### flow/config.mk
export PLATFORM = sky130hd
export DESIGN_NAME = packet_parser
export DESIGN_NICKNAME = packet_parser
export VERILOG_FILES = /design/flow/design.v
export SDC_FILE = /design/flow/constraint.sdc
export NUM_CORES = 4
export LEC_CHECK = 0
export ABC_AREA = 0
export CAP_MARGIN = 20
export CELL_PAD_IN_SITES_GLOBAL_PLACEMENT = 0
export CORE_MARGIN = 3
export CORE_UTILIZATION = 61
export CTS_CLUSTER_DIAMETER = 162
export PLACE_DENSITY_LB_ADDON = 0.02
export SETUP_SLACK_MARGIN = 2.14
export SLEW_MARGIN = 20
export TNS_END_PERCENT = 95
### flow/constraint.sdc
create_clock -name core_clock -period 8.1 [get_ports {clk}]
set_input_delay 1.6200 -clock core_clock [delete_from_list [all_inputs] [get_ports {clk}]]
set_output_delay 1.6200 -clock core_clock [all_outputs]
set_load 0.01 [all_outputs]
### flow/design.v
module fifo #(parameter WIDTH = 592, DEPTH = 4) (
    input  logic                 clk,
    input  logic                 rst_n,
    input  logic                 pop,
    input  logic                 push,
    input  logic [WIDTH-1:0]     write_data,
    output logic [WIDTH-1:0]     read_data,
    output logic                 fifo_full,
    output logic                 fifo_empty
);
    logic [WIDTH-1:0] buffer [0:DEPTH-1];
    logic [$clog2(DEPTH)-1:0] read_pointer, write_pointer;
    logic [$clog2(DEPTH):0]   count;
    assign fifo_empty = (count == 0);
    assign fifo_full  = (count == DEPTH);
    assign read_data = buffer[read_pointer];
    always_ff @(posedge clk or negedge rst_n) begin
        if (!rst_n)
            count <= 0;
        else if (push && !fifo_full && !(pop && !fifo_empty))
            count <= count + 1;
        else if (pop && !fifo_empty && !(push && !fifo_full))
            count <= count - 1;
    end
    always_ff @(posedge clk or negedge rst_n) begin
        if (!rst_n) begin
            write_pointer <= 0;
            for (int k = 0; k < DEPTH; k++)
                buffer[k] <= 0;
        end 
        else if (push && !fifo_full) begin
            buffer[write_pointer] <= write_data;
            if (write_pointer == DEPTH-1)
                write_pointer <= 0;          
            else
                write_pointer <= write_pointer + 1;
        end
    end
    always_ff @(posedge clk or negedge rst_n) begin
        if (!rst_n) begin
            read_pointer <= 0;
        end
        else if (pop && !fifo_empty) begin
            if (read_pointer == DEPTH-1)
                read_pointer <= 0;           
            else
                read_pointer <= read_pointer + 1;
        end
    end
endmodule
module header_parser (
	input  logic         clk,
	input  logic         rst_n,
	input  logic         beat_valid,    
	input  logic [7:0]   beat_data,
	input  logic         beat_last,     
	output logic         meta_valid,    
	output logic [367:0] metadata
	);
localparam HDR_BYTES = 48;
logic [7:0]  hdr [0:HDR_BYTES-1];
logic [15:0] byte_cnt;                      
always_ff @(posedge clk or negedge rst_n) begin
	if (!rst_n) begin
		byte_cnt <= 0;
		for (int k = 0; k < HDR_BYTES; k++)
			hdr[k] <= 0;
	end
	else if (beat_valid) begin
		if (beat_last) begin
			byte_cnt <= 0;
			for (int k = 0; k < HDR_BYTES; k++)
				hdr[k] <= 0;
		end
		else begin
			for (int k = 0; k < HDR_BYTES; k++)
				if (byte_cnt == k)
					hdr[k] <= beat_data;
			if (byte_cnt != 16'hFFFF)
				byte_cnt <= byte_cnt + 1;
		end
	end
end
logic [7:0] h [0:HDR_BYTES-1];
genvar i;
generate
	for (i = 0; i < HDR_BYTES; i++) begin : BYPASS
		assign h[i] = (beat_valid && byte_cnt == i) ? beat_data : hdr[i];
	end
endgenerate
logic [47:0]  dest_mac, src_mac;
logic [15:0]  eth_type, total_length;
logic [3:0]   version, ihl;
logic [7:0]   protocol;
logic [31:0]  src_ip, dest_ip;
logic [111:0] payload;
logic [15:0]  pkt_bytes;
logic [15:0]  csum;
logic [15:0]  flags;
assign dest_mac     = {h[0], h[1], h[2], h[3], h[4], h[5]};
assign src_mac      = {h[6], h[7], h[8], h[9], h[10], h[11]};
assign eth_type     = {h[12], h[13]};
assign version      = h[14][7:4];
assign ihl          = h[14][3:0];
assign total_length = {h[16], h[17]};
assign protocol     = h[23];
assign src_ip       = {h[26], h[27], h[28], h[29]};
assign dest_ip      = {h[30], h[31], h[32], h[33]};
generate
	for (i = 0; i < 14; i++) begin : PAY
		assign payload[8*i +: 8] = h[34+i];
	end
endgenerate
assign pkt_bytes = (byte_cnt == 16'hFFFF) ? 16'hFFFF : byte_cnt + 16'd1;
logic [19:0] word_sum;
logic [16:0] fold1;
always_comb begin
	word_sum = 0;
	for (int w = 0; w < 10; w++)
		word_sum = word_sum + {4'b0, h[14+2*w], h[15+2*w]};
end
assign fold1 = {1'b0, word_sum[15:0]} + {13'b0, word_sum[19:16]};
assign csum  = fold1[15:0] + {15'b0, fold1[16]};
logic is_ipv4, is_ipv6, is_short, csum_ok, len_ok;
assign is_ipv4  = (eth_type == 16'h0800);
assign is_ipv6  = (eth_type == 16'h86DD);
assign is_short = (pkt_bytes < HDR_BYTES);
assign csum_ok  = is_ipv4 && (version == 4'd4) && (ihl == 4'd5) && (csum == 16'hFFFF);
assign len_ok   = is_ipv4 && ({1'b0, total_length} + 17'd14 == {1'b0, pkt_bytes});
assign flags    = {11'b0, len_ok, csum_ok, is_short, is_ipv6, is_ipv4};
assign meta_valid = beat_valid && beat_last;
assign metadata   = {flags, csum, pkt_bytes, payload, dest_ip, src_ip,
                     protocol, total_length, version, ihl, eth_type,
                     src_mac, dest_mac};
endmodule
module packet_parser (
	input  logic         clk,
	input  logic         rst_n,       
	input  logic         s_tvalid,
	input  logic [7:0]   s_tdata,
	input  logic         s_tlast,
	output logic         s_tready,
	output logic         m_tvalid,
	input  logic         m_tready,
	output logic [367:0] m_tdata
	);
localparam METADATA_WIDTH = 368;
logic                      fifo_full, fifo_empty;
logic                      push;
logic [METADATA_WIDTH-1:0] write_data;
assign s_tready = !fifo_full;
header_parser parser (
	.clk        (clk),
	.rst_n      (rst_n),
	.beat_valid (s_tvalid && s_tready),
	.beat_data  (s_tdata),
	.beat_last  (s_tlast),
	.meta_valid (push),
	.metadata   (write_data)
);
fifo #(.WIDTH(METADATA_WIDTH), .DEPTH(4)) meta_fifo (
	.clk        (clk),
	.rst_n      (rst_n),
	.pop        (m_tready),
	.push       (push),
	.write_data (write_data),
	.read_data  (m_tdata),
	.fifo_full  (fifo_full),
	.fifo_empty (fifo_empty)
);
assign m_tvalid = !fifo_empty;
endmodule
### flow/run.sh
#!/bin/bash
# the make line also repeats each setting of config.mk as NAME=value (left out here)
make -C /OpenROAD-flow-scripts/flow DESIGN_CONFIG=/design/flow/config.mk WORK_HOME=/design/flow/orfs CLKGATE_MAP_FILE= finish
==> results of run 1 <==
==> stage by stage <==
step	worst slack, ns	TNS, ns	util	power, uW	instance area, um2
floorplan	-3.76	-176.23	-	13100	85100
global placement	-4.68	-237.43	0.682	15200	93900
detailed placement	-4.74	-243.51	0.682	15300	93900
CTS	-3.47	-167.12	0.730	24200	101000
global route	-4.00	-189.27	0.732	25000	101000
finish	-3.48	-158.07	0.732	24200	101000
==> routing by layer <==
layer | global-route usage | wire length [um]
met5 | 0 | 30
met1 | 0.524 | 109000
met2 | 0.551 | 117000
met4 | 0.118 | 9090
met3 | 0.0610 | 22400
==> final cells by class <==
cell class / count / area share
Antenna cell: 2 / 0.0000496
Timing Repair Buffer: 1023 / 0.0910
Multi-Input combinational cell: 5370 / 0.348
Clock buffer: 282 / 0.0557
Tap cell: 1794 / 0.0223
Clock inverter: 65 / 0.00801
Sequential cell: 1835 / 0.456
Inverter: 522 / 0.0194
==> repair_timing <==
action / CTS / global route
pin swaps: 56 / 44
hold buffers: 0 / 0
resized: 49 / 30
endpoints found under the setup margin: 72 / 80
setup buffers: 10 / 11
==> results.toml, run 1 <==
# synthesis and place-and-route metrics
[yosys]
simple_gate_area_frac = 0.0940
ys_seq_share = 0.542
syn_avg_cell_area_um2 = 10.1
mux_area_frac = 0.0938
synthXorXnorAreaFrac = 0.00900
synthDistinctLibCells = 85
synth.area.top_cells = "dfrtp_1 54%, mux2i_1 8.7%, o21ai_0 8.4%"
ys_async_sr_fraction = 1.00
yosysTopAreaCell = "dfrtp_1"
yosysWarnings = 5
topCombFamilyByArea = "AND-OR/OR-AND gates"
ys_ff = 1835
top_cell_area_share = 0.542
top_cells_by_count = "1,835 x dfrtp_1, 1,497 x nand2_1, 1,428 x o21ai_0"
syn_area_mm2 = 0.0847
syn_inst = 8375
synthAoiAreaFrac = 0.173
enable_flop_cells = 0
most_common_cell = "dfrtp_1"
yosys-stat-cells = 8375
yosys-stat-area_mm2 = 0.0847
yosys.area_share.adder = 0.0353
ff_type = "dfrtp_1"

[die]
die_x_um = 379
fp_util = 0.615
coreArea_mm2 = 0.138
chip_area_mm2 = 0.143
io-pin-count = 383
rows = 136
die_h_um = 379

[drt]
wl_per_cell_um = 23.7
wl_mm = 258
drt_iter0_markers = 7795
first_pass_iters = 10
vias = 67226
drcViolationCount = 0
via_per_inst = 6.17
ant_nets = 0

[critical_path]
crit_slowest_cell = "fa_1"
worstSetupStartpoint = "s_tvalid"
r2r-start = "parser.byte_cnt[12]"
r2r_setup_slack_ns = -3.39
cp-end-kind = "flop"
max_stage_delay_ns = 0.57
critPathArrivalTime_ns = 12.31
required_ns = 8.82
startpoint_type = "input pin"
path_delay_family = "simple AND/OR/NAND/NOR gates"
reg2reg_to = "meta_fifo.buffer[0][355]"
cp_num_buf_inv = 7
crit_end = "meta_fifo.buffer[0][355]"
crit_cells = 50
rr_worst_depth = 50
crit_fanout = 4
path_class = "in -> reg"

[finish]
nFillCells = 10068
stdcell_count = 10893
ff_latch_area_mm2 = 0.0459
layout.nets = 9121
combGateArea_mm2 = 0.0351
syn_to_final_growth_pct = 19.0

[global_routing]
grt_pass1_wl_mm = 396
grt_util_all_layers = 0.359
grt_max_degree = 188
overflow = 0
grt_pass1_vias = 66169
antenna_found_initial = 4

[hold_path]
holdPathStages = 2
hp-class = "reg -> reg"
min_from = "meta_fifo.buffer[3][173]"
hold_path_end = "meta_fifo.buffer[3][173]"

[cts]
cts_made_buffers = 187
cts-root-buf = "clkbuf_16"
clk_pin_slew_worst_paths_ns = 0.06
clock-sinks = 1835
cts_htree_levels = 4
max-clock-path-buffers = 3
cts_tree = "built"
clk_latency_ns = 0.80

[final_timing]
max_slew_margin = 0.244
worst_slew_pin_slew_ns = 1.12
layout_worst_path_cycle_share = 1.43
fmax_ghz = 0.0864
fin_ws_ns = -3.48
drv_slew = 0
setup_viol = 68
hold_violations = 0
post-route-min-period_ns = 11.58
rsz0062_at_grt = "true"
hold_slack_ns = 0.477
final.setup_skew_ns = 0.0255

[pwr]
power_density_mw_per_mm2 = 240
cell_internal_pwr_uw = 16500
seq_power_uw = 10000
p_leak_uw = 0.0445
ir_worst_vdd_mv = 0.264
pwr-share-comb = 0.217
clock_power_uw = 8930
power.group.top = "registers"
p_comb_uw = 5250
seqPwrFrac = 0.414
switching_share = 0.319
p_switching_uw = 7710
pwr-share-clk = 0.369

[placed_design]
post-place-cells = 10523
io_buffers = 371
place_congestion = 0.959
dp_hpwl_mm = 161

[job]
warnings = 108
maxCapViolCount = 0

[outcome]
violations = "negative setup slack"
status = "failed layout checks"
==> run 2, diff against run 1 <==
- ABC_AREA: 0 -> default
- CELL_PAD_IN_SITES_GLOBAL_PLACEMENT: 0 -> default
- CORE_MARGIN: 3 -> 2
- CORE_UTILIZATION: 61 -> 56
- CTS_CLUSTER_DIAMETER: 162 -> default
- GPL_TIMING_DRIVEN: default -> 1
- MAX_ROUTING_LAYER: default -> met5
- PLACE_DENSITY: default -> 0.45
- PLACE_DENSITY_LB_ADDON: 0.02 -> default
- SETUP_SLACK_MARGIN: 2.14 -> default
- TNS_END_PERCENT: 95 -> 35
- clock period: 8.1 -> 15.5 ns (I/O delays scaled with it)
==> run 2 against run 1 <==
  * Now clean on timing, DRC and antenna
  * Wire length decreased by 0.46%
  * Core utilization shrank 8.8 points
  * Worst setup slack better by 4.3 ns
  * Critical path depth is 2 lower
  * Power fell by 48%
  * Sequential share of layout area grew 2.0 points
  * Flip-flop count stayed put
==> results.toml, run 2 <==
# synthesis and place-and-route metrics
[critical_path]
cp-end-kind = "flop"
crit_end = "meta_fifo.buffer[3][355]"
r2r_setup_slack_ns = 2.21
r2r-start = "parser.byte_cnt[0]"
crit_fanout = 6
critPathArrivalTime_ns = 15.41
crit_slowest_cell = "clkdlybuf4s50_1"
required_ns = 16.22
rr_worst_depth = 48
startpoint_type = "input pin"
critPathMostFrequentCell = "fa_1"
path_delay_family = "simple AND/OR/NAND/NOR gates"
path_class = "in -> reg"
worstSetupStartpoint = "s_tvalid"
reg2reg_to = "meta_fifo.buffer[3][355]"
cp_num_buf_inv = 5
max_stage_delay_ns = 0.59
crit_cells = 48

[pwr]
power_density_mw_per_mm2 = 131
ir_worst_vdd_mv = 0.158
seqPwrFrac = 0.413
p_comb_uw = 2670
seq_power_uw = 5230
clock_power_uw = 4750
cell_internal_pwr_uw = 8600
p_leak_uw = 0.0420
p_switching_uw = 4060
switching_share = 0.321
power.group.top = "registers"
pwr-share-comb = 0.211
pwr-share-clk = 0.375

[cts]
cts_setup_buffers = 0
max-clock-path-buffers = 3
cts_made_buffers = 192
clock-sinks = 1835
cts_htree_levels = 4
ctsResizeCount = 0
ctsHoldBuffers = 0
cts_tree = "built"
clk_latency_ns = 0.82
cts-root-buf = "clkbuf_16"
clk_pin_slew_worst_paths_ns = 0.06

[global_routing]
antenna_found_initial = 8
grt_util_all_layers = 0.333
grt_pass1_wl_mm = 391
overflow = 0
grt_max_degree = 230
grt_pass1_vias = 62255

[placed_design]
place_congestion = 0.941
dp_hpwl_mm = 157
io_buffers = 371
post-place-cells = 10280

[yosys]
top_cell_area_share = 0.542
syn_avg_cell_area_um2 = 10.1
most_common_cell = "dfrtp_1"
yosys.area_share.adder = 0.0353
yosysTopAreaCell = "dfrtp_1"
yosys-stat-cells = 8375
synthDistinctLibCells = 85
ys_seq_share = 0.542
syn_inst = 8375
syn_area_mm2 = 0.0847
synthAoiAreaFrac = 0.173
enable_flop_cells = 0
synth.area.top_cells = "dfrtp_1 54%, mux2i_1 8.7%, o21ai_0 8.4%"
ys_ff = 1835
yosys-stat-area_mm2 = 0.0847
synthXorXnorAreaFrac = 0.00900
simple_gate_area_frac = 0.0940
top_cells_by_count = "1,835 x dfrtp_1, 1,497 x nand2_1, 1,428 x o21ai_0"
ys_async_sr_fraction = 1.00
yosysWarnings = 5
mux_area_frac = 0.0938
topCombFamilyByArea = "AND-OR/OR-AND gates"
ff_type = "dfrtp_1"

[die]
coreArea_mm2 = 0.150
chip_area_mm2 = 0.154
die_h_um = 393
io-pin-count = 383
fp_util = 0.565
rows = 142
die_x_um = 393

[finish]
combGateArea_mm2 = 0.0345
nFillCells = 12368
ff_latch_area_mm2 = 0.0459
stdcell_count = 10629
syn_to_final_growth_pct = 14.1
layout.nets = 8641

[job]
maxCapViolCount = 0
warnings = 80

[final_timing]
post-route-min-period_ns = 14.69
rsz0062_at_grt = "false"
layout_worst_path_cycle_share = 0.948
drv_slew = 0
setup_tns_ns = 0
final.setup_skew_ns = 0.0252
fmax_ghz = 0.0681
worst_slew_pin_slew_ns = 1.17
setup_viol = 0
hold_violations = 0
max_slew_margin = 0.222

[drt]
via_per_inst = 6.05
drt_iter0_markers = 6629
ant_nets = 0
vias = 64290
first_pass_iters = 7
drcViolationCount = 0
wl_per_cell_um = 24.1
wl_mm = 257

[hold_path]
min_from = "meta_fifo.buffer[0][247]"
hold_path_end = "meta_fifo.buffer[0][247]"
holdPathStages = 2
hp-class = "reg -> reg"

[outcome]
status = "finished clean"
==> run 2: layout make-up <==
cell class,count,share of cell area
Antenna cell,1,0.0000259
Clock buffer,284,0.0598
Inverter,522,0.0203
Tap cell,2016,0.0261
Timing Repair Buffer,538,0.0532
Clock inverter,63,0.00784
Multi-Input combinational cell,5370,0.357
Sequential cell,1835,0.475
==> run 2: through the flow <==
| step | area [um2] | hold WS [ns] | utilization | power (uW) | worst slack, ns |
|---|---|---|---|---|---|
| 2_1_floorplan | 84700 | 0.448 | - | 6860 | 1.08 |
| 3_3_place_gp | 90000 | 0.460 | 0.600 | 7940 | 0.285 |
| 3_5_place_dp | 90000 | 0.469 | 0.600 | 7970 | 0.173 |
| 4_1_cts | 96600 | 0.482 | 0.644 | 12700 | 0.980 |
| 5_1_grt | 96600 | 0.492 | 0.644 | 13100 | 0.0626 |
| 6_report | 96600 | 0.475 | 0.644 | 12700 | 0.813 |
==> run 2: routing by layer <==
metal | wire length [um] | track usage | share of wire
met5 | 41 | 0 | 0.00016
met4 | 7690 | 0.100 | 0.030
met3 | 19500 | 0.0578 | 0.076
met2 | 116000 | 0.506 | 0.45
met1 | 114000 | 0.491 | 0.44
==> run 3, diff against run 2 <==
- ABC_AREA: default -> 1
- CELL_PAD_IN_SITES_GLOBAL_PLACEMENT: default -> 0
- CORE_UTILIZATION: 56 -> 58
- CTS_CLUSTER_DIAMETER: default -> 162
- GPL_TIMING_DRIVEN: 1 -> default
- MAX_ROUTING_LAYER: met5 -> default
- PLACE_DENSITY: 0.45 -> default
- TNS_END_PERCENT: 35 -> 95
- clock period: 15.5 -> 3.25 ns (I/O delays scaled with it)
==> run 3 against run 2 <==
  * Now fails the layout checks on negative setup slack
  * Clock skew increased by 0.020 ns
  * Global-route usage increased by 3.3 points
  * Synthesized cell count increased by 22%
  * Wire length increased by 13%
  * Combinational power increased to 14 times the previous value
  * Synthesized area increased by 2.6%
  * Die size decreased by 0.97%
  * Via count increased by 20%
  * Critical path type is now reg -> reg
  * Largest cell class unchanged
  * Largest power group is now combinational logic
==> results.toml, run 3 <==
# synthesis and place-and-route metrics
[drt]
vias = 77090
drt_iter0_markers = 7300
drcViolationCount = 0
first_pass_iters = 6
ant_nets = 0
wl_per_cell_um = 21.7
via_per_inst = 5.78
wl_mm = 290

[final_timing]
hold_violations = 0
drv_slew = 0
layout_worst_path_cycle_share = 3.09
rsz0062_at_grt = "true"
post-route-min-period_ns = 10.05
max_slew_margin = 0.421
hold_slack_ns = 0.420
setup_viol = 428
worst_slew_pin_slew_ns = 0.865
fmax_ghz = 0.0995
final.setup_skew_ns = 0.0456
setup_tns_ns = -586.95
fin_ws_ns = -6.80

[pwr]
p_leak_uw = 0.0520
p_comb_uw = 38000
seqPwrFrac = 0.355
pwr-share-comb = 0.408
cell_internal_pwr_uw = 58900
switching_share = 0.368
seq_power_uw = 33100
power_uw = 93200
clock_power_uw = 22100
p_switching_uw = 34300
pwr-share-clk = 0.237
power_density_mw_per_mm2 = 856
power.group.top = "combinational logic"
ir_worst_vdd_mv = 0.893

[yosys]
simple_gate_area_frac = 0.144
top_cell_area_share = 0.529
top_cells_by_count = "2,443 x nand2_1, 1,835 x dfrtp_1, 1,605 x o21ai_0"
topCombFamilyByArea = "AND-OR/OR-AND gates"
enable_flop_cells = 0
ff_type = "dfrtp_1"
yosys-stat-cells = 10199
yosys.area_share.adder = 0.0342
ys_seq_share = 0.529
synthDistinctLibCells = 55
syn_area_mm2 = 0.0869
syn_avg_cell_area_um2 = 8.52
yosys-stat-area_mm2 = 0.0869
synth.area.top_cells = "dfrtp_1 53%, nand2_1 11%, o21ai_0 9.2%"
most_common_cell = "nand2_1"
mux_area_frac = 0.000130
synthXorXnorAreaFrac = 0.00373
synthAoiAreaFrac = 0.204
syn_inst = 10199
ys_ff = 1835
ys_async_sr_fraction = 1.00
yosysWarnings = 5
yosysTopAreaCell = "dfrtp_1"

[die]
die_x_um = 391
io-pin-count = 383
chip_area_mm2 = 0.153
die_h_um = 391
fp_util = 0.582
coreArea_mm2 = 0.149
rows = 142

[cts]
cts-root-buf = "clkbuf_16"
cts_tree = "built"
clock-sinks = 1835
clk_pin_slew_worst_paths_ns = 0.06
cts_made_buffers = 192
max-clock-path-buffers = 3
cts_htree_levels = 4
clk_latency_ns = 0.85

[critical_path]
crit_end = "meta_fifo.buffer[1][355]"
path_class = "reg -> reg"
worstSetupStartpoint = "meta_fifo.count[1]"
startpoint_type = "flop"
critPathArrivalTime_ns = 10.83
r2r-start = "meta_fifo.count[1]"
max_stage_delay_ns = 0.58
crit_slowest_cell = "fa_2"
required_ns = 4.03
reg2reg_to = "meta_fifo.buffer[1][355]"
r2r_setup_slack_ns = -6.80
crit_fanout = 5
cp_num_buf_inv = 12
rr_worst_depth = 68
path_delay_family = "simple AND/OR/NAND/NOR gates"
crit_cells = 68
cp-end-kind = "flop"

[global_routing]
grt_pass1_wl_mm = 434
overflow = 0
grt_pass1_vias = 74187
grt_max_degree = 121
grt_util_all_layers = 0.365
antenna_found_initial = 6

[outcome]
violations = "negative setup slack"
status = "failed layout checks"

[job]
warnings = 50
maxCapViolCount = 0

[finish]
utilization = 0.729
syn_to_final_growth_pct = 25.3
layout.nets = 11418

[hold_path]
hp-class = "in -> async"

[placed_design]
io_buffers = 371
place_congestion = 0.983
dp_hpwl_mm = 188
[run 3: area by class of cell]
type,instances,area (um2)
clock inverter,39,497
timing repair buffer,1493,14500
sequential,1835,45900
inverter,1262,4810
timing repair inverter,1,8.76
multi-input combinational,6451,34800
tap,1944,2430
antenna,1,2.50
fill,11287,40400
clock buffer,305,5840
[run 3: repair_timing]
item | CTS | global route
pin swaps | 79 | 80
setup endpoints to repair | 433 | 530
hold buffers | 1 | 0
resized | 199 | 326
gates cloned | 0 | 30
buffers inserted | 56 | 66
endpoints found under the hold margin | 52 | 0
[run 3: stage by stage]
step	cell area [um2]	instances	setup slack, ns
2_1_floorplan	87000	10209	-6.03
3_3_place_gp	99600	12838	-7.15
3_5_place_dp	99600	12838	-7.34
4_1_cts	107000	13235	-6.61
5_1_grt	109000	13330	-7.32
6_report	109000	13331	-6.80
[run 3: layer usage]
| layer | GRT usage | up-vias | part of all wire |
|---|---|---|---|
| met4 | 0.142 | 4 | 0.043 |
| met3 | 0.0603 | 618 | 0.080 |
| met5 | 0 | - | 0.000079 |
| met2 | 0.576 | 3297 | 0.46 |
| met1 | 0.510 | 37931 | 0.41 |
| li1 | - | 35240 | - |
==> run 4, diff against run 3 <==
- ABC_AREA: 1 -> default
- CELL_PAD_IN_SITES_GLOBAL_PLACEMENT: 0 -> 3
- CORE_UTILIZATION: 58 -> 40
- CTS_CLUSTER_DIAMETER: 162 -> default
- HOLD_SLACK_MARGIN: default -> 0.09
- SETUP_SLACK_MARGIN: default -> 3.44
- TNS_END_PERCENT: 95 -> default
- clock period: 3.25 -> 13.5 ns (I/O delays scaled with it)
==> run 4 against run 3 <==
  * The run now finishes clean
  * Clock-buffer cell count rose by 11
  * Clock power fell by 74%
  * Die size rose by 41%
  * Sequential share of layout area rose by 3.6 points
  * Synthesized cell count fell by 18%
  * Combinational power fell by 92%
  * Register-to-register slack improved by 8.8 ns
  * Power fell by 84%
  * Synthesized area fell by 2.5%
  * Clock skew rose by 0.014 ns
  * Hold slack improved by 0.053 ns
  * Highest routed layer unchanged
==> results.toml, run 4 <==
# synthesis and place-and-route metrics
[cts]
cts_made_buffers = 206
clk_pin_slew_worst_paths_ns = 0.06
clk_latency_ns = 0.84
clock-sinks = 1835
cts_htree_levels = 4
max-clock-path-buffers = 3
cts-root-buf = "clkbuf_16"
cts_tree = "built"

[yosys]
mux_area_frac = 0.0938
topCombFamilyByArea = "AND-OR/OR-AND gates"
ys_ff = 1835
yosys-stat-area_mm2 = 0.0847
yosysWarnings = 5
syn_area_mm2 = 0.0847
enable_flop_cells = 0
yosysTopAreaCell = "dfrtp_1"
yosys.area_share.adder = 0.0353
top_cell_area_share = 0.542
synthDistinctLibCells = 85
synthAoiAreaFrac = 0.173
ys_seq_share = 0.542
synthXorXnorAreaFrac = 0.00900
simple_gate_area_frac = 0.0940
ff_type = "dfrtp_1"
top_cells_by_count = "1,835 x dfrtp_1, 1,497 x nand2_1, 1,428 x o21ai_0"
synth.area.top_cells = "dfrtp_1 54%, mux2i_1 8.7%, o21ai_0 8.4%"
syn_inst = 8375
yosys-stat-cells = 8375
syn_avg_cell_area_um2 = 10.1
most_common_cell = "dfrtp_1"
ys_async_sr_fraction = 1.00

[die]
die_x_um = 464
chip_area_mm2 = 0.215
fp_util = 0.403
io-pin-count = 383
coreArea_mm2 = 0.210
die_h_um = 464
rows = 168

[critical_path]
r2r_setup_slack_ns = 1.95
r2r-start = "parser.byte_cnt[12]"
reg2reg_to = "meta_fifo.buffer[2][355]"
rr_worst_depth = 45
crit_end = "meta_fifo.buffer[2][355]"
cp_num_buf_inv = 5
max_stage_delay_ns = 0.54
cp-end-kind = "flop"
required_ns = 14.24
crit_fanout = 4
crit_cells = 46
path_class = "in -> reg"
path_delay_family = "simple AND/OR/NAND/NOR gates"
critPathArrivalTime_ns = 13.17
crit_slowest_cell = "or4_4"
worstSetupStartpoint = "s_tvalid"
startpoint_type = "input pin"

[final_timing]
setup_viol = 0
rsz0062_at_grt = "true"
layout_worst_path_cycle_share = 0.921
max_slew_margin = 0.240
fmax_ghz = 0.0805
hold_violations = 0
worst_slew_pin_slew_ns = 1.14
fin_ws_ns = 1.07
hold_slack_ns = 0.474
final.setup_skew_ns = 0.0601
drv_slew = 0
post-route-min-period_ns = 12.43

[drt]
top_layer = "met5"
drt_iter0_markers = 5483
wl_per_cell_um = 24.6
ant_nets = 0
wl_met1_mm = 136
vias = 63851
wl_mm = 287
first_pass_iters = 10
route.met3.wl_mm = 14.3
wl_met2_mm = 130
via_per_inst = 5.47
drcViolationCount = 0

[placed_design]
io_buffers = 371
dp_hpwl_mm = 175
place_ws_ns = -0.561
place_congestion = 0.851

[pwr]
power_density_mw_per_mm2 = 148
p_comb_uw = 3190
pwr-share-clk = 0.382
ir_worst_vdd_mv = 0.227
pwr-share-comb = 0.215
p_switching_uw = 4890
cell_internal_pwr_uw = 9980
clock_power_uw = 5680
seq_power_uw = 6010
power.group.top = "registers"
power_uw = 14900
seqPwrFrac = 0.404
p_leak_uw = 0.0433
switching_share = 0.329

[global_routing]
grt_pass1_wl_mm = 432
grt_max_degree = 199
overflow = 0
grt_pass1_vias = 63831
antenna_found_initial = 20
grt_util_all_layers = 0.264

[hold_path]
min_from = "meta_fifo.buffer[0][213]"
hold_path_end = "meta_fifo.buffer[0][213]"
holdPathStages = 2
hp-class = "reg -> reg"

[outcome]
status = "finished clean"

[finish]
ff_latch_area_mm2 = 0.0459
nFillCells = 19618
syn_to_final_growth_pct = 18.4
combGateArea_mm2 = 0.0351
layout.nets = 8871

[job]
warnings = 99
maxCapViolCount = 0
-- run 4: routing by layer --
layer / vias up / GRT usage
li1: 29802 / -
met1: 32204 / 0.385
met2: 1541 / 0.416
met3: 300 / 0.0391
met4: 4 / 0.0608
met5: - / 0
-- run 4: cell type report --
class                   instances  share of cell area
diodes                          7            0.000175
repair buffers                754              0.0690
flip-flops and latches       1835               0.458
multi-input cells            5370               0.350
clock inverters                57             0.00709
inverters                     522              0.0195
well taps                    2805              0.0350
clock buffers                 316              0.0610
-- run 4: metrics by stage --
step / utilization / TNS [ns] / instance area [um2] / std cells
2_1_floorplan: - / 0 / 85000 / 8385
3_3_place_gp: 0.443 / -2.98 / 93000 / 11271
3_5_place_dp: 0.443 / -3.38 / 93000 / 11271
4_1_cts: 0.477 / 0 / 100000 / 11656
5_1_grt: 0.477 / 0 / 100000 / 11663
6_report: 0.477 / 0 / 100000 / 11666
-- run 4: what timing repair did --
| action | CTS | global route |
|---|---|---|
| pin swaps | 35 | 4 |
| resized | 41 | 27 |
| setup buffers | 12 | 3 |
| cloned | 0 | 0 |
| hold buffers | 0 | 0 |
| endpoints found under the setup margin | 68 | 68 |
==> run 5, diff against run 4 <==
- ABC_AREA: default -> 1
- CELL_PAD_IN_SITES_DETAIL_PLACEMENT: default -> 0
- CELL_PAD_IN_SITES_GLOBAL_PLACEMENT: 3 -> 2
- CORE_ASPECT_RATIO: default -> 1.85
- CORE_MARGIN: 2 -> 3
- CTS_CLUSTER_DIAMETER: default -> 145
- GPL_ROUTABILITY_DRIVEN: default -> 1
- GPL_TIMING_DRIVEN: default -> 0
- MIN_ROUTING_LAYER: default -> met2
- SETUP_SLACK_MARGIN: 3.44 -> -0.9
- TNS_END_PERCENT: default -> 10
==> run 5 against run 4 <==
  * Critical endpoint is now meta_fifo.buffer[1][355]
  * Highest routed layer unchanged
  * Final area is 2.0% higher
  * Via count is 69% higher
  * Worst setup slack worse by 1.3 ns
  * Power is 51% higher
  * Sequential share of layout area is 0.91 points lower
  * Synthesized area is 2.6% higher
  * Hold slack better by 0.0084 ns
  * The layout now fails its checks (negative setup slack)
  * Sequential power is 32% higher
==> results.toml, run 5 <==
# synthesis and place-and-route metrics
[final_timing]
fin_ws_ns = -0.266
drv_slew = 0
setup_viol = 4
layout_worst_path_cycle_share = 1.02
hold_slack_ns = 0.482
max_slew_margin = 0.122
fmax_ghz = 0.0726
hold_violations = 0
final.setup_skew_ns = 0.0413
post-route-min-period_ns = 13.77
setup_tns_ns = -0.892
worst_slew_pin_slew_ns = 1.32

[finish]
utilization = 0.474
nFillCells = 21445
ff_latch_area_mm2 = 0.0459
syn_to_final_growth_pct = 17.8
stdcell_count = 13913
combGateArea_mm2 = 0.0338
layout.nets = 11027

[global_routing]
grt_pass1_vias = 113696
grt_util_all_layers = 0.512
grt_max_degree = 144
antenna_found_initial = 8
overflow = 0
grt_pass1_wl_mm = 553

[critical_path]
r2r-start = "parser.byte_cnt[0]"
max_stage_delay_ns = 0.94
critPathMostFrequentCell = "nor2_1"
worstSetupStartpoint = "s_tvalid"
cp-end-kind = "flop"
path_class = "in -> reg"
cp_num_buf_inv = 7
path_delay_family = "simple AND/OR/NAND/NOR gates"
crit_cells = 54
crit_slowest_cell = "fa_1"
crit_fanout = 10
required_ns = 14.30
r2r_setup_slack_ns = 0.94
critPathArrivalTime_ns = 14.56
reg2reg_to = "meta_fifo.buffer[1][355]"
rr_worst_depth = 62
startpoint_type = "input pin"
crit_end = "meta_fifo.buffer[1][355]"

[yosys]
syn_area_mm2 = 0.0869
syn_inst = 10199
yosys.area_share.adder = 0.0342
top_cells_by_count = "2,443 x nand2_1, 1,835 x dfrtp_1, 1,605 x o21ai_0"
synth.area.top_cells = "dfrtp_1 53%, nand2_1 11%, o21ai_0 9.2%"
mux_area_frac = 0.000130
topCombFamilyByArea = "AND-OR/OR-AND gates"
ys_async_sr_fraction = 1.00
syn_avg_cell_area_um2 = 8.52
ff_type = "dfrtp_1"
top_cell_area_share = 0.529
yosysTopAreaCell = "dfrtp_1"
synthXorXnorAreaFrac = 0.00373
yosys-stat-cells = 10199
most_common_cell = "nand2_1"
synthAoiAreaFrac = 0.204
ys_seq_share = 0.529
simple_gate_area_frac = 0.144
yosysWarnings = 5
synthDistinctLibCells = 55
yosys-stat-area_mm2 = 0.0869
ys_ff = 1835
enable_flop_cells = 0

[pwr]
p_switching_uw = 9100
p_leak_uw = 0.0472
p_comb_uw = 8920
ir_worst_vdd_mv = 0.160
power_uw = 22400
cell_internal_pwr_uw = 13300
power_density_mw_per_mm2 = 219
pwr-share-comb = 0.398
seqPwrFrac = 0.355
clock_power_uw = 5560
power.group.top = "combinational logic"
pwr-share-clk = 0.248
seq_power_uw = 7950
switching_share = 0.406

[hold_path]
holdPathStages = 2
hp-class = "reg -> reg"
hold_path_end = "meta_fifo.buffer[1][217]"
min_from = "meta_fifo.buffer[1][217]"

[drt]
vias = 107929
first_pass_iters = 15
via_per_inst = 7.76
drt_iter0_markers = 28417
wl_mm = 393
ant_nets = 0
wl_per_cell_um = 28.2
drcViolationCount = 0

[cts]
cts_tree = "built"
cts-root-buf = "clkbuf_16"
cts_made_buffers = 186
max-clock-path-buffers = 4
cts_htree_levels = 4
clock-sinks = 1835
ctsHoldBuffers = 0
clk_latency_ns = 0.88
clk_pin_slew_worst_paths_ns = 0.06

[die]
coreArea_mm2 = 0.216
die_x_um = 349
chip_area_mm2 = 0.223
io-pin-count = 383
fp_util = 0.402
die_h_um = 640
rows = 232

[job]
maxCapViolCount = 0
warnings = 105

[placed_design]
place_congestion = 1.04
dp_hpwl_mm = 290
io_buffers = 369
post-place-cells = 13442

[outcome]
violations = "negative setup slack"
status = "failed layout checks"
## run 5: stage by stage
| stage | setup slack [ns] | instance area [um2] |
|---|---|---|
| final | -0.266 | 102000 |
| after global routing | -0.916 | 102000 |
| after CTS | -0.897 | 102000 |
| after detailed placement | -2.22 | 95500 |
| after global placement | -75.75 | 94100 |
| after floorplan | 1.89 | 86900 |
## run 5: layer usage
metal  GRT usage  up-vias  routed length (um)  part of all wire
met5       0.111        -                2010            0.0051
met4       0.231       61               66900              0.17
met3       0.548     4620              134000              0.34
met2       0.657    31985              190000              0.48
met1           -    36956                   0                 0
li1            -    34307                   -                 -
## run 5: area by class of cell
type                       count  share of cell area
timing repair buffer         450              0.0497
clock inverter                55             0.00680
clock buffer                 267              0.0534
antenna                      126             0.00308
timing repair inverter         1           0.0000489
sequential                  1835               0.449
inverter                    1262              0.0465
tap                         2808              0.0344
multi-input combinational   6451               0.330
buffer                       658              0.0267
## run 5: timing repair
item                                    4_1_cts  5_1_grt
endpoints found under the setup margin        7       36
pin swaps                                     0        7
cloned                                        0        1
gates resized                                 4       30
buffers inserted                              0       22
==> run 6, diff against run 5 <==
- CELL_PAD_IN_SITES_DETAIL_PLACEMENT: 0 -> default
- CELL_PAD_IN_SITES_GLOBAL_PLACEMENT: 2 -> 3
- CORE_ASPECT_RATIO: 1.85 -> default
- CORE_MARGIN: 3 -> 2
- CORE_UTILIZATION: 40 -> 54
- CTS_CLUSTER_DIAMETER: 145 -> default
- CTS_CLUSTER_SIZE: default -> 90
- GPL_TIMING_DRIVEN: 0 -> 1
- HOLD_SLACK_MARGIN: 0.09 -> 0.16
- MAX_ROUTING_LAYER: default -> met5
- MIN_ROUTING_LAYER: met2 -> default
- PLACE_DENSITY_LB_ADDON: default -> 0.04
- SETUP_SLACK_MARGIN: -0.9 -> 4.4
- TNS_END_PERCENT: 10 -> default
- clock period: 13.5 -> 22.0 ns (I/O delays scaled with it)
==> run 6 against run 5 <==
  * Synthesized area unchanged
  * The flow now stops in global placement without I/O
  * Synthesized cell count is the same
  * Die size decreased by 26%
==> results.toml, run 6 <==
# implementation run metrics
[yosys]
synthDistinctLibCells = 55
yosys.area_share.adder = 0.0342
top_cell_area_share = 0.529
ys_async_sr_fraction = 1.00
synth.area.top_cells = "dfrtp_1 53%, nand2_1 11%, o21ai_0 9.2%"
syn_inst = 10199
most_common_cell = "nand2_1"
mux_area_frac = 0.000130
ys_ff = 1835
synthAoiAreaFrac = 0.204
ff_type = "dfrtp_1"
ys_seq_share = 0.529
syn_area_mm2 = 0.0869
yosysTopAreaCell = "dfrtp_1"
synthXorXnorAreaFrac = 0.00373
yosys-stat-area_mm2 = 0.0869
simple_gate_area_frac = 0.144
syn_avg_cell_area_um2 = 8.52
enable_flop_cells = 0
top_cells_by_count = "2,443 x nand2_1, 1,835 x dfrtp_1, 1,605 x o21ai_0"
topCombFamilyByArea = "AND-OR/OR-AND gates"
yosys-stat-cells = 10199
yosysWarnings = 5

[die]
die_x_um = 405
die_h_um = 405
chip_area_mm2 = 0.164
rows = 147
fp_util = 0.542
coreArea_mm2 = 0.160

[outcome]
lastStage = "global placement without I/O"
error_line = "[ERROR FLW-0024] Place density exceeds 1.0 (current PLACE_DENSITY_LB_ADDON =  0.04). Please check if the value of  PLACE_DENSITY_LB_ADDON is between 0 and 0.99."
status = "aborted with a tool error"
==> run 7, diff against run 6 <==
- ABC_AREA: 1 -> default
- CELL_PAD_IN_SITES_GLOBAL_PLACEMENT: 3 -> default
- CORE_UTILIZATION: 54 -> 70
- CTS_CLUSTER_SIZE: 90 -> 40
- GPL_ROUTABILITY_DRIVEN: 1 -> default
- GPL_TIMING_DRIVEN: 1 -> default
- HOLD_SLACK_MARGIN: 0.16 -> default
- MAX_ROUTING_LAYER: met5 -> default
- PLACE_DENSITY_LB_ADDON: 0.04 -> 0.0
- SETUP_SLACK_MARGIN: 4.4 -> 2.09
- clock period: 22.0 -> 7.39 ns (I/O delays scaled with it)
==> run 7 against run 6 <==
  * The layout now fails its checks (negative setup slack)
  * Synthesized cell count shrank 18%
  * Die size shrank 25%
  * Synthesized area shrank 2.5%
==> results.toml, run 7 <==
# synthesis and place-and-route metrics
[outcome]
status = "failed layout checks"
violations = "negative setup slack"

[critical_path]
r2r_setup_slack_ns = -3.96
critPathArrivalTime_ns = 12.06
crit_slowest_cell = "fa_2"
crit_fanout = 4
r2r-start = "parser.byte_cnt[15]"
path_delay_family = "simple AND/OR/NAND/NOR gates"
reg2reg_to = "meta_fifo.buffer[0][355]"
crit_end = "meta_fifo.buffer[0][355]"
worstSetupStartpoint = "parser.byte_cnt[15]"
crit_cells = 48
path_class = "reg -> reg"
startpoint_type = "flop"
max_stage_delay_ns = 0.57
required_ns = 8.10
cp-end-kind = "flop"
critPathMostFrequentCell = "a21o_1"
rr_worst_depth = 48
cp_num_buf_inv = 6

[drt]
drt_iter0_markers = 9848
vias = 70143
wl_per_cell_um = 24.9
drcViolationCount = 0
wl_mm = 266
via_per_inst = 6.56
ant_nets = 0
first_pass_iters = 13

[final_timing]
setup_viol = 68
drv_slew = 0
setup_tns_ns = -199.60
fmax_ghz = 0.0881
post-route-min-period_ns = 11.35
layout_worst_path_cycle_share = 1.54
hold_violations = 0
worst_slew_pin_slew_ns = 1.08
max_slew_margin = 0.282
fin_ws_ns = -3.96
final.setup_skew_ns = 0.0374
rsz0062_at_grt = "true"

[yosys]
synthAoiAreaFrac = 0.173
yosys.area_share.adder = 0.0353
yosysWarnings = 5
synthXorXnorAreaFrac = 0.00900
ys_ff = 1835
top_cell_area_share = 0.542
ff_type = "dfrtp_1"
topCombFamilyByArea = "AND-OR/OR-AND gates"
ys_seq_share = 0.542
synth.area.top_cells = "dfrtp_1 54%, mux2i_1 8.7%, o21ai_0 8.4%"
enable_flop_cells = 0
yosysTopAreaCell = "dfrtp_1"
yosys-stat-cells = 8375
mux_area_frac = 0.0938
most_common_cell = "dfrtp_1"
ys_async_sr_fraction = 1.00
syn_area_mm2 = 0.0847
synthDistinctLibCells = 85
simple_gate_area_frac = 0.0940
top_cells_by_count = "1,835 x dfrtp_1, 1,497 x nand2_1, 1,428 x o21ai_0"
syn_inst = 8375
yosys-stat-area_mm2 = 0.0847
syn_avg_cell_area_um2 = 10.1

[hold_path]
holdPathStages = 2
hold_path_end = "meta_fifo.buffer[1][247]"
hp-class = "reg -> reg"
min_from = "meta_fifo.buffer[1][247]"

[cts]
clk_latency_ns = 0.81
cts-root-buf = "clkbuf_16"
clock-sinks = 1835
clk_pin_slew_worst_paths_ns = 0.06
max-clock-path-buffers = 3
cts_htree_levels = 4
ctsHoldBuffers = 0
cts_tree = "built"
cts_made_buffers = 180

[job]
maxCapViolCount = 0
warnings = 91

[pwr]
pwr-share-comb = 0.228
cell_internal_pwr_uw = 17800
seq_power_uw = 11000
seqPwrFrac = 0.417
clock_power_uw = 9370
switching_share = 0.324
power_uw = 26400
p_switching_uw = 8540
power_density_mw_per_mm2 = 263
ir_worst_vdd_mv = 0.288
pwr-share-clk = 0.355
power.group.top = "registers"
p_comb_uw = 6010
p_leak_uw = 0.0443

[global_routing]
grt_pass1_wl_mm = 407
grt_util_all_layers = 0.430
grt_pass1_vias = 69934
grt_max_degree = 186
overflow = 0
antenna_found_initial = 6

[die]
rows = 127
chip_area_mm2 = 0.124
die_h_um = 352
coreArea_mm2 = 0.120
fp_util = 0.706
die_x_um = 352
io-pin-count = 383

[placed_design]
place_congestion = 0.982
io_buffers = 371
placed_area_mm2 = 0.0934
dp_hpwl_mm = 162
place_ws_ns = -5.50

[finish]
layout.nets = 9124
final_area_mm2 = 0.100
syn_to_final_growth_pct = 18.4
[run 7: area by class of cell]
| class | count | area [um2] |
|---|---|---|
| clock buffers | 263 | 5330 |
| inverters | 522 | 1960 |
| multi-input cells | 5370 | 35100 |
| repair buffers | 1033 | 9290 |
| diodes | 6 | 15.0 |
| flip-flops and latches | 1835 | 45900 |
| well taps | 1612 | 2020 |
| fillers | 6777 | 19700 |
| clock inverters | 53 | 662 |
[run 7: through the flow]
stage                     cells  utilization  hold WS [ns]
after floorplan            8385            -         0.448
after global placement    10323        0.779         0.460
after detailed placement  10323        0.779         0.470
after CTS                 10669        0.833         0.483
after global routing      10691        0.836         0.495
final                     10694        0.836         0.479
[run 7: what timing repair did]
action | in CTS | in global routing
cloned | 0 | 2
gates resized | 50 | 20
endpoints found under the hold margin | 0 | 0
buffers inserted | 30 | 16
endpoints found under the setup margin | 210 | 91
pin swaps | 43 | 9
[run 7: routing by layer]
metal	vias up	GRT usage	wire, um
li1	30261	-	-
met1	34760	0.588	99600
met2	4272	0.650	120000
met3	848	0.105	31500
met4	2	0.213	14400
met5	-	0	13
==> run 8, diff against run 7 <==
- ABC_AREA: default -> 0
- CELL_PAD_IN_SITES_GLOBAL_PLACEMENT: default -> 0
- CORE_UTILIZATION: 70 -> 66
- CTS_CLUSTER_DIAMETER: default -> 162
- CTS_CLUSTER_SIZE: 40 -> default
- PLACE_DENSITY_LB_ADDON: 0.0 -> default
- SETUP_SLACK_MARGIN: 2.09 -> default
- TNS_END_PERCENT: default -> 100
- clock period: 7.39 -> 3.25 ns (I/O delays scaled with it)
==> run 8 against run 7 <==
  * Still fails the layout checks on negative setup slack
  * Final area increased by 8.6%
  * Final cell count increased by 7.4%
  * Sequential power increased by 130%
  * Sequential share of layout area decreased by 3.6 points
  * Die size increased by 6.0%
  * First-iteration DRC count increased by 21%
  * Worst setup slack got worse by 4.1 ns
  * Synthesized cell count unchanged
  * Register-to-register slack got worse by 4.1 ns
  * Global-route usage increased by 2.5 points
  * Hold slack got worse by 0.093 ns
  * Clock power increased by 130%
  * Largest power group unchanged
==> results.toml, run 8 <==
# synthesis and place-and-route metrics
[outcome]
status = "failed layout checks"
violations = "negative setup slack"

[yosys]
most_common_cell = "dfrtp_1"
ys_seq_share = 0.542
syn_area_mm2 = 0.0847
synthAoiAreaFrac = 0.173
mux_area_frac = 0.0938
synth.area.top_cells = "dfrtp_1 54%, mux2i_1 8.7%, o21ai_0 8.4%"
topCombFamilyByArea = "AND-OR/OR-AND gates"
ys_async_sr_fraction = 1.00
simple_gate_area_frac = 0.0940
ys_ff = 1835
yosys-stat-area_mm2 = 0.0847
enable_flop_cells = 0
synthXorXnorAreaFrac = 0.00900
yosysWarnings = 5
top_cells_by_count = "1,835 x dfrtp_1, 1,497 x nand2_1, 1,428 x o21ai_0"
yosys.area_share.adder = 0.0353
top_cell_area_share = 0.542
syn_inst = 8375
syn_avg_cell_area_um2 = 10.1
yosysTopAreaCell = "dfrtp_1"
yosys-stat-cells = 8375
synthDistinctLibCells = 85
ff_type = "dfrtp_1"

[finish]
combGateArea_mm2 = 0.0356
syn_to_final_growth_pct = 28.6
ff_latch_area_mm2 = 0.0459
nFillCells = 6465
layout.nets = 9862
utilization = 0.854

[placed_design]
io_buffers = 371
dp_hpwl_mm = 179
place_congestion = 0.982

[pwr]
seq_power_uw = 25000
power.group.top = "registers"
power_density_mw_per_mm2 = 652
power_uw = 71100
cell_internal_pwr_uw = 47600
pwr-share-comb = 0.338
p_comb_uw = 24000
pwr-share-clk = 0.310
switching_share = 0.331
p_switching_uw = 23500
ir_worst_vdd_mv = 0.554
p_leak_uw = 0.0502
seqPwrFrac = 0.352
clock_power_uw = 22000

[critical_path]
cp-end-kind = "flop"
cp_num_buf_inv = 6
critPathArrivalTime_ns = 12.03
r2r_setup_slack_ns = -8.04
worstSetupStartpoint = "parser.byte_cnt[10]"
critPathMostFrequentCell = "a21o_1"
path_class = "reg -> reg"
r2r-start = "parser.byte_cnt[10]"
crit_fanout = 4
crit_end = "meta_fifo.buffer[1][355]"
crit_slowest_cell = "or4_1"
rr_worst_depth = 48
reg2reg_to = "meta_fifo.buffer[1][355]"
max_stage_delay_ns = 0.54
startpoint_type = "flop"
required_ns = 3.99
crit_cells = 48
path_delay_family = "simple AND/OR/NAND/NOR gates"

[final_timing]
max_slew_margin = 0.215
hold_violations = 0
final.setup_skew_ns = 0.0353
post-route-min-period_ns = 11.29
rsz0062_at_grt = "true"
worst_slew_pin_slew_ns = 1.17
setup_viol = 464
fin_ws_ns = -8.04
drv_slew = 0
layout_worst_path_cycle_share = 3.47
fmax_ghz = 0.0886

[cts]
clk_pin_slew_worst_paths_ns = 0.06
cts_htree_levels = 4
cts-root-buf = "clkbuf_16"
clk_latency_ns = 0.84
max-clock-path-buffers = 3
clock-sinks = 1835
cts_made_buffers = 182
cts_tree = "built"

[global_routing]
grt_max_degree = 102
use_met1 = 0.597
top_usage_layer = "met2"
grt_util_all_layers = 0.455
grtUsageMet2 = 0.697
overflow = 0
grt_pass1_vias = 75344
use_met3 = 0.114
antenna_found_initial = 7
grt_pass1_wl_mm = 454

[die]
rows = 131
fp_util = 0.664
die_x_um = 362
coreArea_mm2 = 0.128
io-pin-count = 383
chip_area_mm2 = 0.131
die_h_um = 362

[hold_path]
hold_path_end = "meta_fifo.buffer[0][125]"
hp-class = "in -> reg"
min_from = "s_tdata[5]"
holdPathStages = 4

[drt]
via_per_inst = 6.71
wl_mm = 318
drcViolationCount = 0
ant_nets = 0
wl_per_cell_um = 27.7
drt_iter0_markers = 11868
vias = 77075
first_pass_iters = 22

[job]
maxCapViolCount = 0
warnings = 44
-- run 8: through the flow --
step           instances  instance area [um2]  setup slack (ns)  hold slack [ns]  TNS (ns)
6_report           11484               109000             -8.04            0.386   -610.86
5_1_grt            11480               109000             -8.49            0.409   -658.69
4_1_cts            11320               107000             -7.98            0.362   -623.32
3_5_place_dp       10829                98400             -8.68            0.469   -523.19
3_3_place_gp       10828                98400             -8.57            0.460   -515.52
2_1_floorplan       8385                85100             -7.88            0.354   -456.09
-- run 8: per-layer routing --
layer | vias up | routed length, um
met5 | - | 95
met4 | 8 | 24400
met3 | 1598 | 41600
met2 | 5889 | 143000
met1 | 37743 | 109000
li1 | 31837 | -
-- run 8: timing repair --
action                                 4_1_cts  5_1_grt
hold buffers                                 1        0
gates resized                              961      695
setup endpoints to repair                  437      491
buffers inserted                           109      173
pin swaps                                  226      262
endpoints found under the hold margin       62        0
gates cloned                                66       33
-- run 8: area by class of cell --
class,count,area share
diodes,4,0.0000919
multi-input cells,5370,0.326
clock buffers,277,0.0503
flip-flops and latches,1835,0.422
well taps,1662,0.0191
repair buffers,1769,0.159
inverters,522,0.0180
clock inverters,45,0.00605
==> run 9, diff against run 8 <==
- ABC_AREA: 0 -> default
- CELL_PAD_IN_SITES_GLOBAL_PLACEMENT: 0 -> default
- CORE_UTILIZATION: 66 -> 11
- CTS_CLUSTER_DIAMETER: 162 -> default
- PLACE_DENSITY: default -> 0.6
- TNS_END_PERCENT: 100 -> default
- clock period: 3.25 -> 15.0 ns (I/O delays scaled with it)
==> run 9 against run 8 <==
  * The run now finishes clean
  * Wire length is 4.2% higher
  * Non-clock buffer count shrank 1152
  * Largest cell class unchanged
  * Clock power fell by 76%
  * Highest routed layer unchanged
  * Register-to-register slack improved by 10 ns
  * Clock-buffer cell count grew 26
  * Power down 81%
  * Synthesized area did not move
  * Critical path depth fell by 1
  * Core utilization decreased by 71 points
==> results.toml, run 9 <==
# synthesis and place-and-route metrics
[die]
io-pin-count = 383
die_x_um = 881
die_h_um = 881
rows = 322
chip_area_mm2 = 0.777
fp_util = 0.110
coreArea_mm2 = 0.768

[finish]
layout.nets = 8731
stdcell_count = 18940
syn_to_final_growth_pct = 27.6
utilization = 0.141

[pwr]
ir_worst_vdd_mv = 0.116
clock_power_uw = 5270
pwr-share-clk = 0.386
p_leak_uw = 0.0425
p_comb_uw = 2960
pwr-share-comb = 0.217
switching_share = 0.333
power.group.top = "registers"
power_density_mw_per_mm2 = 126
seq_power_uw = 5410
p_switching_uw = 4530
cell_internal_pwr_uw = 9100
power_uw = 13600
seqPwrFrac = 0.397

[drt]
via_per_inst = 3.41
drt_iter0_markers = 7245
vias = 64663
wl_per_cell_um = 17.5
wl_mm = 331
ant_nets = 0
first_pass_iters = 10
drcViolationCount = 0

[yosys]
ys_seq_share = 0.542
ff_type = "dfrtp_1"
topCombFamilyByArea = "AND-OR/OR-AND gates"
most_common_cell = "dfrtp_1"
syn_inst = 8375
yosys.area_share.adder = 0.0353
syn_area_mm2 = 0.0847
top_cell_area_share = 0.542
yosys-stat-cells = 8375
syn_avg_cell_area_um2 = 10.1
simple_gate_area_frac = 0.0940
synthDistinctLibCells = 85
synth.area.top_cells = "dfrtp_1 54%, mux2i_1 8.7%, o21ai_0 8.4%"
yosys-stat-area_mm2 = 0.0847
yosysTopAreaCell = "dfrtp_1"
synthAoiAreaFrac = 0.173
enable_flop_cells = 0
synthXorXnorAreaFrac = 0.00900
mux_area_frac = 0.0938
ys_async_sr_fraction = 1.00
yosysWarnings = 5
ys_ff = 1835
top_cells_by_count = "1,835 x dfrtp_1, 1,497 x nand2_1, 1,428 x o21ai_0"

[cts]
cts_tree = "built"
cts-root-buf = "clkbuf_16"
cts_setup_buffers = 0
max-clock-path-buffers = 4
cts_made_buffers = 203
clk_latency_ns = 0.93
ctsResizeCount = 0
ctsHoldBuffers = 0
clock-sinks = 1835
clk_pin_slew_worst_paths_ns = 0.06
cts_htree_levels = 4

[critical_path]
crit_fanout = 15
cp-end-kind = "flop"
required_ns = 15.82
crit_end = "meta_fifo.buffer[1][355]"
r2r-start = "parser.byte_cnt[12]"
r2r_setup_slack_ns = 2.42
crit_slowest_cell = "or4_1"
rr_worst_depth = 50
max_stage_delay_ns = 0.55
critPathArrivalTime_ns = 14.85
critPathMostFrequentCell = "fa_1"
worstSetupStartpoint = "s_tvalid"
cp_num_buf_inv = 5
crit_cells = 47
reg2reg_to = "meta_fifo.buffer[1][355]"
path_delay_family = "simple AND/OR/NAND/NOR gates"
path_class = "in -> reg"
startpoint_type = "input pin"

[global_routing]
antenna_found_initial = 37
grt_max_degree = 169
grt_pass1_vias = 63886
grt_util_all_layers = 0.0822
overflow = 0
grt_pass1_wl_mm = 473

[final_timing]
setup_viol = 0
setup_tns_ns = 0
hold_violations = 0
max_slew_margin = 0.158
layout_worst_path_cycle_share = 0.935
post-route-min-period_ns = 14.03
rsz0062_at_grt = "false"
drv_slew = 0
worst_slew_pin_slew_ns = 1.23
final.setup_skew_ns = 0.110
fmax_ghz = 0.0713

[placed_design]
place_congestion = 0.832
dp_hpwl_mm = 227
io_buffers = 371
post-place-cells = 18550

[job]
maxCapViolCount = 0
warnings = 80

[hold_path]
hp-class = "reg -> reg"
hold_path_end = "meta_fifo.buffer[0][241]"
min_from = "meta_fifo.buffer[0][241]"
holdPathStages = 2

[outcome]
status = "finished clean"
run 9: metal layers:
metal / up-vias / global-route usage / routed length [um]
met2: 2240 / 0.134 / 153000
met4: 2 / 0.0260 / 11300
met3: 385 / 0.0154 / 22300
li1: 29527 / - / -
met1: 32509 / 0.110 / 145000
met5: - / 0 / 13
run 9: through the flow:
| step | worst slack [ns] | cell area (um2) | hold slack (ns) |
|---|---|---|---|
| 4_1_cts | 0.966 | 108000 | 0.482 |
| 5_1_grt | 0.197 | 108000 | 0.491 |
| 3_5_place_dp | 0.0307 | 101000 | 0.470 |
| 6_report | 0.970 | 108000 | 0.476 |
| 3_3_place_gp | -0.106 | 101000 | 0.460 |
| 2_1_floorplan | 0.682 | 84700 | 0.448 |
run 9: final cells by class:
class,count,area (um2)
fillers,86522,660000
flip-flops and latches,1835,45900
multi-input cells,5370,34600
well taps,10206,12800
clock buffers,303,6020
repair buffers,617,5760
inverters,522,1960
clock inverters,71,987
diodes,16,40.0
==> run 10, diff against run 9 <==
- ABC_AREA: default -> 0
- CELL_PAD_IN_SITES_GLOBAL_PLACEMENT: default -> 0
- CORE_UTILIZATION: 11 -> 72
- CTS_CLUSTER_DIAMETER: default -> 356
- CTS_CLUSTER_SIZE: default -> 15
- HOLD_SLACK_MARGIN: default -> 0.29
- PLACE_DENSITY: 0.6 -> default
- PLACE_DENSITY_LB_ADDON: default -> 0.02
- SETUP_SLACK_MARGIN: default -> 0.47
- SLEW_MARGIN: 20 -> 35
- TNS_END_PERCENT: default -> 5
- clock period: 15.0 -> 7.44 ns (I/O delays scaled with it)
==> run 10 against run 9 <==
  * Clock skew is 0.081 ns lower
  * Now fails the layout checks on negative setup slack
  * Critical path depth is 5 higher
  * Sequential power is 100% higher
  * Global-route usage is 34 points higher
  * Synthesized area stayed put
  * First-iteration DRC count is 28% higher
  * Synthesized cell count stayed put
  * Register-to-register slack worse by 6.4 ns
  * Sequential share of layout area is 4.5 points higher
  * Final cell count is 45% lower
  * Critical path type is now reg -> reg
  * Critical endpoint is now meta_fifo.buffer[0][355]
  * Worst setup slack worse by 5.0 ns
==> results.toml, run 10 <==
# synthesis and place-and-route metrics
[yosys]
syn_area_mm2 = 0.0847
syn_avg_cell_area_um2 = 10.1
yosys.area_share.adder = 0.0353
topCombFamilyByArea = "AND-OR/OR-AND gates"
top_cell_area_share = 0.542
enable_flop_cells = 0
ff_type = "dfrtp_1"
synth.area.top_cells = "dfrtp_1 54%, mux2i_1 8.7%, o21ai_0 8.4%"
syn_inst = 8375
synthDistinctLibCells = 85
yosys-stat-cells = 8375
synthAoiAreaFrac = 0.173
ys_async_sr_fraction = 1.00
yosys-stat-area_mm2 = 0.0847
yosysWarnings = 5
yosysTopAreaCell = "dfrtp_1"
mux_area_frac = 0.0938
ys_seq_share = 0.542
top_cells_by_count = "1,835 x dfrtp_1, 1,497 x nand2_1, 1,428 x o21ai_0"
simple_gate_area_frac = 0.0940
most_common_cell = "dfrtp_1"
synthXorXnorAreaFrac = 0.00900
ys_ff = 1835

[hold_path]
hold_path_end = "meta_fifo.buffer[0][290]"
hp-class = "reg -> reg"
min_from = "meta_fifo.buffer[0][290]"
holdPathStages = 2

[critical_path]
rr_worst_depth = 52
crit_end = "meta_fifo.buffer[0][355]"
critPathArrivalTime_ns = 12.10
crit_cells = 52
max_stage_delay_ns = 0.55
reg2reg_to = "meta_fifo.buffer[0][355]"
cp_num_buf_inv = 7
r2r-start = "parser.byte_cnt[15]"
worstSetupStartpoint = "parser.byte_cnt[15]"
crit_slowest_cell = "or4b_4"
path_delay_family = "simple AND/OR/NAND/NOR gates"
cp-end-kind = "flop"
path_class = "reg -> reg"
r2r_setup_slack_ns = -3.98
required_ns = 8.12
crit_fanout = 4
startpoint_type = "flop"

[finish]
layout.nets = 9054
syn_to_final_growth_pct = 15.3
stdcell_count = 10412
final_area_mm2 = 0.0976

[pwr]
power_density_mw_per_mm2 = 242
power.group.top = "registers"
p_switching_uw = 7860
power_uw = 23600
cell_internal_pwr_uw = 15700
p_leak_uw = 0.0431
p_comb_uw = 5750
pwr-share-comb = 0.244
ir_worst_vdd_mv = 0.293
pwr-share-clk = 0.294
switching_share = 0.333
clock_power_uw = 6930
seq_power_uw = 10900
seqPwrFrac = 0.462

[outcome]
status = "failed layout checks"
violations = "negative setup slack"

[job]
maxCapViolCount = 0
warnings = 99

[placed_design]
io_buffers = 371
place_ws_ns = -5.20
dp_hpwl_mm = 160
placed_area_mm2 = 0.0932
place_congestion = 1.01
post-place-cells = 10225

[die]
die_h_um = 347
die_x_um = 347
fp_util = 0.728
chip_area_mm2 = 0.120
io-pin-count = 383
coreArea_mm2 = 0.116
rows = 125

[final_timing]
fin_ws_ns = -3.98
setup_viol = 68
drv_slew = 0
post-route-min-period_ns = 11.42
final.setup_skew_ns = 0.0292
layout_worst_path_cycle_share = 1.54
fmax_ghz = 0.0876
worst_slew_pin_slew_ns = 0.990
max_slew_margin = 0.338
hold_violations = 0
hold_slack_ns = 0.479
rsz0062_at_grt = "true"

[drt]
drcViolationCount = 0
via_per_inst = 6.65
vias = 69208
wl_per_cell_um = 24.6
ant_nets = 0
drt_iter0_markers = 9246
wl_mm = 257
first_pass_iters = 10

[cts]
cts_made_buffers = 140
clk_pin_slew_worst_paths_ns = 0.07
cts-root-buf = "clkbuf_16"
clk_latency_ns = 0.78
cts_tree = "built"
clock-sinks = 1835
ctsHoldBuffers = 0
cts_htree_levels = 4
max-clock-path-buffers = 3

[global_routing]
grt_util_all_layers = 0.426
overflow = 0
grt_pass1_wl_mm = 397
antenna_found_initial = 8
grt_max_degree = 222
grt_pass1_vias = 68702
## run 10: what timing repair did
action / CTS / global route
buffers inserted: 14 / 10
pin swaps: 39 / 17
resized: 49 / 23
setup endpoints to repair: 68 / 68
## run 10: final cells by class
cell class | count | area [um2]
well taps | 1524 | 1910
repair buffers | 1003 | 9030
inverters | 522 | 1960
clock buffers | 144 | 3600
clock inverters | 12 | 170
flip-flops and latches | 1835 | 45900
diodes | 2 | 5.00
fillers | 6645 | 18700
multi-input cells | 5370 | 35000
## run 10: stage by stage
| stage | util | TNS, ns |
|---|---|---|
| 2_1_floorplan | - | -213.75 |
| 3_3_place_gp | 0.800 | -266.09 |
| 3_5_place_dp | 0.801 | -280.64 |
| 4_1_cts | 0.836 | -194.47 |
| 5_1_grt | 0.839 | -220.84 |
| 6_report | 0.839 | -197.40 |
## run 10: per-layer routing
layer	up-vias	track usage	wire length, um
met5	-	0	35
met4	6	0.204	13400
met3	759	0.111	30200
met2	4011	0.644	117000
met1	34425	0.581	96200
li1	30007	-	-
==> run 11, diff against run 10 <==
- ABC_AREA: 0 -> default
- CELL_PAD_IN_SITES_GLOBAL_PLACEMENT: 0 -> default
- CORE_UTILIZATION: 72 -> 53
- CTS_CLUSTER_DIAMETER: 356 -> default
- CTS_CLUSTER_SIZE: 15 -> default
- HOLD_SLACK_MARGIN: 0.29 -> default
- PLACE_DENSITY: default -> 0.6
- PLACE_DENSITY_LB_ADDON: 0.02 -> default
- SETUP_SLACK_MARGIN: 0.47 -> default
- SLEW_MARGIN: 35 -> 20
- TNS_END_PERCENT: 5 -> default
- clock period: 7.44 -> 13.3 ns (I/O delays scaled with it)
==> run 11 against run 10 <==
  * Now clean on timing, DRC and antenna
  * Final area is 0.76% higher
  * Largest cell class unchanged
  * Critical path type is now in -> reg
  * Power decreased by 38%
  * Critical endpoint is now meta_fifo.buffer[2][355]
  * Die size rose by 35%
==> results.toml, run 11 <==
# synthesis and place-and-route metrics
[yosys]
most_common_cell = "dfrtp_1"
ff_type = "dfrtp_1"
yosys-stat-area_mm2 = 0.0847
ys_ff = 1835
syn_inst = 8375
top_cells_by_count = "1,835 x dfrtp_1, 1,497 x nand2_1, 1,428 x o21ai_0"
synthAoiAreaFrac = 0.173
top_cell_area_share = 0.542
synth.area.top_cells = "dfrtp_1 54%, mux2i_1 8.7%, o21ai_0 8.4%"
syn_area_mm2 = 0.0847
synthXorXnorAreaFrac = 0.00900
ys_seq_share = 0.542
yosysWarnings = 5
mux_area_frac = 0.0938
yosysTopAreaCell = "dfrtp_1"
enable_flop_cells = 0
syn_avg_cell_area_um2 = 10.1
ys_async_sr_fraction = 1.00
yosys.area_share.adder = 0.0353
simple_gate_area_frac = 0.0940
synthDistinctLibCells = 85
yosys-stat-cells = 8375
topCombFamilyByArea = "AND-OR/OR-AND gates"

[critical_path]
crit_end = "meta_fifo.buffer[2][355]"
r2r-start = "parser.byte_cnt[0]"
crit_cells = 47
reg2reg_to = "meta_fifo.buffer[2][355]"
startpoint_type = "input pin"
critPathArrivalTime_ns = 13.63
required_ns = 14.02
cp_num_buf_inv = 6
r2r_setup_slack_ns = 0.94
worstSetupStartpoint = "s_tvalid"
rr_worst_depth = 47
crit_fanout = 4
path_delay_family = "simple AND/OR/NAND/NOR gates"
path_class = "in -> reg"
max_stage_delay_ns = 0.55
crit_slowest_cell = "or4_4"
cp-end-kind = "flop"

[pwr]
pwr-share-comb = 0.214
power_density_mw_per_mm2 = 149
power.group.top = "registers"
switching_share = 0.323
p_leak_uw = 0.0429
p_comb_uw = 3130
seq_power_uw = 6100
pwr-share-clk = 0.369
power_uw = 14600
cell_internal_pwr_uw = 9900
p_switching_uw = 4720
seqPwrFrac = 0.417
ir_worst_vdd_mv = 0.213
clock_power_uw = 5400

[final_timing]
drv_slew = 0
hold_violations = 0
post-route-min-period_ns = 12.91
fmax_ghz = 0.0775
final.setup_skew_ns = 0.0181
layout_worst_path_cycle_share = 0.970
setup_viol = 0
worst_slew_pin_slew_ns = 1.19
max_slew_margin = 0.205
rsz0062_at_grt = "false"

[finish]
syn_to_final_growth_pct = 16.2
layout.nets = 8853
final_area_mm2 = 0.0984
nFillCells = 13452

[drt]
via_per_inst = 5.96
ant_nets = 0
wl_mm = 260
vias = 64888
drt_iter0_markers = 7308
wl_per_cell_um = 23.9
drcViolationCount = 0
first_pass_iters = 9

[cts]
clk_latency_ns = 0.81
clock-sinks = 1835
cts_htree_levels = 4
clk_pin_slew_worst_paths_ns = 0.06
cts_made_buffers = 193
cts-root-buf = "clkbuf_16"
ctsHoldBuffers = 0
cts_tree = "built"
max-clock-path-buffers = 3

[placed_design]
dp_hpwl_mm = 158
place_congestion = 0.926
io_buffers = 371
placed_area_mm2 = 0.0918

[global_routing]
antenna_found_initial = 10
grt_pass1_vias = 63152
grt_pass1_wl_mm = 398
grt_util_all_layers = 0.318
grt_max_degree = 229
overflow = 0

[hold_path]
hold_path_end = "meta_fifo.buffer[0][267]"
hp-class = "reg -> reg"
holdPathStages = 2
min_from = "meta_fifo.buffer[0][267]"

[die]
rows = 146
fp_util = 0.534
die_x_um = 404
io-pin-count = 383
die_h_um = 404
chip_area_mm2 = 0.163
coreArea_mm2 = 0.159

[job]
warnings = 87
maxCapViolCount = 0

[outcome]
status = "finished clean"
==> run 11: repair_timing <==
item	in CTS	in global routing
setup buffers	2	12
gates resized	11	31
gates cloned	0	0
pin swaps	6	37
setup endpoints to repair	4	16
==> run 11: cell type report <==
cell class | count | area [um2] | area share
sequential | 1835 | 45900 | 0.467
multi-input combinational | 5370 | 34700 | 0.353
timing repair buffer | 749 | 6850 | 0.0696
clock buffer | 298 | 5820 | 0.0591
tap | 2072 | 2590 | 0.0264
inverter | 522 | 1960 | 0.0199
clock inverter | 45 | 512 | 0.00520
antenna | 1 | 2.50 | 0.0000254
==> run 11: per-stage QoR <==
stage,setup TNS (ns),util,cells,hold WS (ns),setup WS (ns)
after global placement,-8.65,0.579,10534,0.460,-0.837
after CTS,0,0.619,10879,0.482,0.00520
after global routing,0,0.620,10891,0.495,0.0169
after detailed placement,-10.00,0.579,10534,0.470,-0.931
after floorplan,0,-,8385,0.448,0.00283
final,0,0.620,10892,0.475,0.395
==> run 11: per-layer routing <==
metal,part of all wire,track usage,routed length (um),vias to the layer above
met3,0.075,0.0549,19400,410
met2,0.44,0.477,115000,2312
met1,0.45,0.476,118000,32439
li1,-,-,-,29719
met5,0.00017,0,43,-
met4,0.031,0.0949,7950,8
Power and IR drop assume default switching activity.
